try-indigo:
==> flow/design.v (excerpt) <==
module dut #(
    parameter int DATAW = 16
)(
    input  wire                 clk,
    input  wire                 rst_n,
    input  wire                 in_valid,
    output wire                 in_ready,
    input  wire signed [DATAW-1:0] in_data,
    output reg                  out_valid,
    input  wire                 out_ready,
    output reg signed [2*DATAW-1:0] out_data
);
make LEC_CHECK=0 CAP_MARGIN=20 CORE_ASPECT_RATIO=1.14 CORE_MARGIN=2 CORE_UTILIZATION=40 CTS_CLUSTER_DIAMETER=379 CTS_CLUSTER_SIZE=100 HOLD_SLACK_MARGIN=0.06 PLACE_DENSITY_LB_ADDON=0.3 SETUP_SLACK_MARGIN=-0.75 SLEW_MARGIN=0 TNS_END_PERCENT=20 finish   # period 7.5 ns
run.sh (not shown) runs the stock make flow with config.mk's settings and CLKGATE_MAP_FILE=.
--- input diff try-indigo..try-tundra ---
- CORE_ASPECT_RATIO changed from 1.14 to 0.5
- CORE_UTILIZATION changed from 40 to 71
Findings:
- The die outline width in try-tundra was higher than what try-indigo gave.
- try-tundra vs. try-indigo: final cell count went down by 118.
- When try-tundra is set beside try-indigo, its wire length of the first global-routing pass turns out to be 650 um smaller.
- The met1 track utilization from global routing of try-tundra exceeds that of try-indigo by 19 points.
- From try-tundra to try-indigo, simple-gate portion of the synthesized area did not move at all.
- On try-tundra: number of clock buffers in the layout is 1 lower than what try-indigo gave.
[inputs] try-willow vs try-tundra
- putting CELL_PAD_IN_SITES_GLOBAL_PLACEMENT at 3 where nothing was set
- clearing PLACE_DENSITY_LB_ADDON, which used to be 0.3
- clearing HOLD_SLACK_MARGIN, which used to be 0.06
- swapping 100 for 41 in CTS_CLUSTER_SIZE
- swapping -0.75 for -0.66 in SETUP_SLACK_MARGIN
- swapping 0 for 20 in SLEW_MARGIN
- swapping 71 for 40 in CORE_UTILIZATION
- swapping 2 for 7 in CORE_MARGIN
- clearing CORE_ASPECT_RATIO, which used to be 0.5
- swapping 379 for 336 in CTS_CLUSTER_DIAMETER
- putting PLACE_DENSITY at 0.35 where nothing was set
==> results <==
- Cmp try-willow and try-tundra / layout overhead on the synthesized area / higher: try-willow
diff inputs: try-willow => try-raven
- PLACE_DENSITY: 0.35 -> 0.42
- CORE_UTILIZATION: 40 -> 68
- CELL_PAD_IN_SITES_GLOBAL_PLACEMENT: 3 -> 0
- TNS_END_PERCENT: 20 -> 15
- CTS_CLUSTER_SIZE: 41 -> 98
- CORE_MARGIN: 7 -> 2
==> results <==
- try-raven: done, clean on timing, DRC and antenna
- Per the comparison of try-raven with try-willow, relative slew slack grew by 27 points, area growth from synthesis to final layout lost 4.6 points, pin slew with the least headroom to its limit now smaller, global-route wire length before repair decreased by about 12% relative to the old numbers, final design instance area without fill decreased by about 4% relative to the old numbers.
- [compare] base=try-willow new=try-raven: number of clock buffer instances in the layout was more or less identical, total via count after detailed routing went up by about 1.3%, met3 usage went up by 1.2 points.
- Compare try-willow and try-raven | wire length lower: try-raven

========
## sierra
The RTL this note starts from:
==> flow/design.v <==
`timescale 1ns/1ps
module dut #(
    parameter int DATAW = 16
)(
    input  wire                 clk,
    input  wire                 rst_n,
    input  wire                 in_valid,
    output wire                 in_ready,
    input  wire signed [DATAW-1:0] in_data,
    output reg                  out_valid,
    input  wire                 out_ready,
    output reg signed [2*DATAW-1:0] out_data
);
    assign in_ready = rst_n && (!out_valid || out_ready);
    always @(posedge clk or negedge rst_n) begin
        if (!rst_n) begin
            out_valid <= 1'b0;
            out_data  <= '0;
        end else begin
            if (in_valid && in_ready) begin
                out_data  <= in_data * in_data;  
                out_valid <= 1'b1;
            end else if (out_valid && out_ready) begin
                out_valid <= 1'b0;
            end
        end
    end
endmodule
==> flow/config.mk <==
export PLATFORM = sky130hd
export DESIGN_NAME = dut
export DESIGN_NICKNAME = dut
export VERILOG_FILES = /design/flow/design.v
export SDC_FILE = /design/flow/constraint.sdc
export NUM_CORES = 4
export LEC_CHECK = 0
export ABC_AREA = 0
export CAP_MARGIN = 35
export CELL_PAD_IN_SITES_DETAIL_PLACEMENT = 1
export CELL_PAD_IN_SITES_GLOBAL_PLACEMENT = 1
export CORE_ASPECT_RATIO = 1.36
export CORE_MARGIN = 4
export CORE_UTILIZATION = 61
export CTS_CLUSTER_DIAMETER = 392
export CTS_CLUSTER_SIZE = 80
export GPL_ROUTABILITY_DRIVEN = 1
export GPL_TIMING_DRIVEN = 1
export MAX_ROUTING_LAYER = met4
export MIN_ROUTING_LAYER = met2
export PLACE_DENSITY = 0.92
export SETUP_SLACK_MARGIN = 0.76
export SLEW_MARGIN = 10
export TNS_END_PERCENT = 5
==> flow/constraint.sdc <==
create_clock -name core_clock -period 5.92 [get_ports {clk}]
set_input_delay 1.1840 -clock core_clock [delete_from_list [all_inputs] [get_ports {clk}]]
set_output_delay 1.1840 -clock core_clock [all_outputs]
set_load 0.01 [all_outputs]
Status(sierra) = ERROR, stage = 3_5_place_dp
diff inputs: sierra => harbor
- removing GPL_ROUTABILITY_DRIVEN (formerly 1)
- removing ABC_AREA (formerly 0)
- changing PLACE_DENSITY from 0.92 to 0.6
- removing GPL_TIMING_DRIVEN (formerly 1)
- removing CTS_CLUSTER_DIAMETER (formerly 392)
- removing CTS_CLUSTER_SIZE (formerly 80)
- removing CELL_PAD_IN_SITES_GLOBAL_PLACEMENT (formerly 1)
- removing CORE_ASPECT_RATIO (formerly 1.36)
- changing CORE_UTILIZATION from 61 to 72
- changing CAP_MARGIN from 35 to 20
- removing MIN_ROUTING_LAYER (formerly met2)
- removing SETUP_SLACK_MARGIN (formerly 0.76)
- removing CELL_PAD_IN_SITES_DETAIL_PLACEMENT (formerly 1)
- removing MAX_ROUTING_LAYER (formerly met4)
- changing CORE_MARGIN from 4 to 2
- changing SLEW_MARGIN from 10 to 20
- changing the clock period (ns, I/O delays scaled along) from 5.92 to 5.52
## What came out
- harbor is listed as incomplete: the tool reported an error in 4_1_cts and the run ended there.
- Diff sierra -> harbor: share of flip-flops with an asynchronous set or reset after synthesis neither gained nor lost much; chip area line of the yosys report neither gained nor lost much; area inside the core boundary lost about 16%; final weighted congestion in routability-driven placement picked up an extra 3.0%.
Here is what was changed in the inputs of nickel compared with harbor.
- TNS_END_PERCENT no longer set, was 5
- CORE_UTILIZATION now 56, was 72
- SLEW_MARGIN now 40, was 20
- the clock period (ns, I/O delays scaled along) now 7.5, was 5.52
==> results <==
nickel reached the final stage; the timing, design-rule and antenna checks on its layout passed.
harbor → nickel: net count entering floorplan saw little to no change; cell row count saw an increase; die footprint saw an increase; final estimated routing congestion in global placement saw a decrease; standard cell core area saw an increase.
Compared to harbor, nickel has estimated wirelength of the detail-placed design about 22% lower.
In the metrics for nickel and harbor, the one carrying the lower initial core utilization is nickel.
[inputs] garnet vs nickel
- swapping 56 for 19 in CORE_UTILIZATION
- clearing PLACE_DENSITY, which used to be 0.6
- putting CTS_CLUSTER_DIAMETER at 87 where nothing was set
- swapping 2 for 6 in CORE_MARGIN
- putting CELL_PAD_IN_SITES_GLOBAL_PLACEMENT at 1 where nothing was set
- swapping 40 for 5 in SLEW_MARGIN
- putting GPL_TIMING_DRIVEN at 0 where nothing was set
- putting GPL_ROUTABILITY_DRIVEN at 0 where nothing was set
==> results <==
- nickel: no failed stages, no open violations at the end
- garnet ended with every stage complete and zero timing, DRC or antenna violations.
- garnet against nickel: peak per-stage delay on the critical path now smaller; via count now smaller.
What violet does differently from garnet at the input level:
- GPL_TIMING_DRIVEN no longer set, was 0
- TNS_END_PERCENT now 5, previously not set
- CELL_PAD_IN_SITES_GLOBAL_PLACEMENT no longer set, was 1
- GPL_ROUTABILITY_DRIVEN no longer set, was 0
- CORE_MARGIN now 2, was 6
- PLACE_DENSITY now 0.6, previously not set
- CTS_CLUSTER_DIAMETER no longer set, was 87
- SETUP_SLACK_MARGIN now 1.12, previously not set
- CORE_UTILIZATION now 65, was 19
- SLEW_MARGIN now 20, was 5
Findings:
| non-clock buffer count | violet vs garnet | 78% higher |
Per the comparison of violet with garnet, design area rose by 8.2%.
Reported for garnet and violet, number of clock sinks seen by CTS turned out identical to the last digit.
Row clock distribution area overhead in the final layout: violet higher / garnet lower
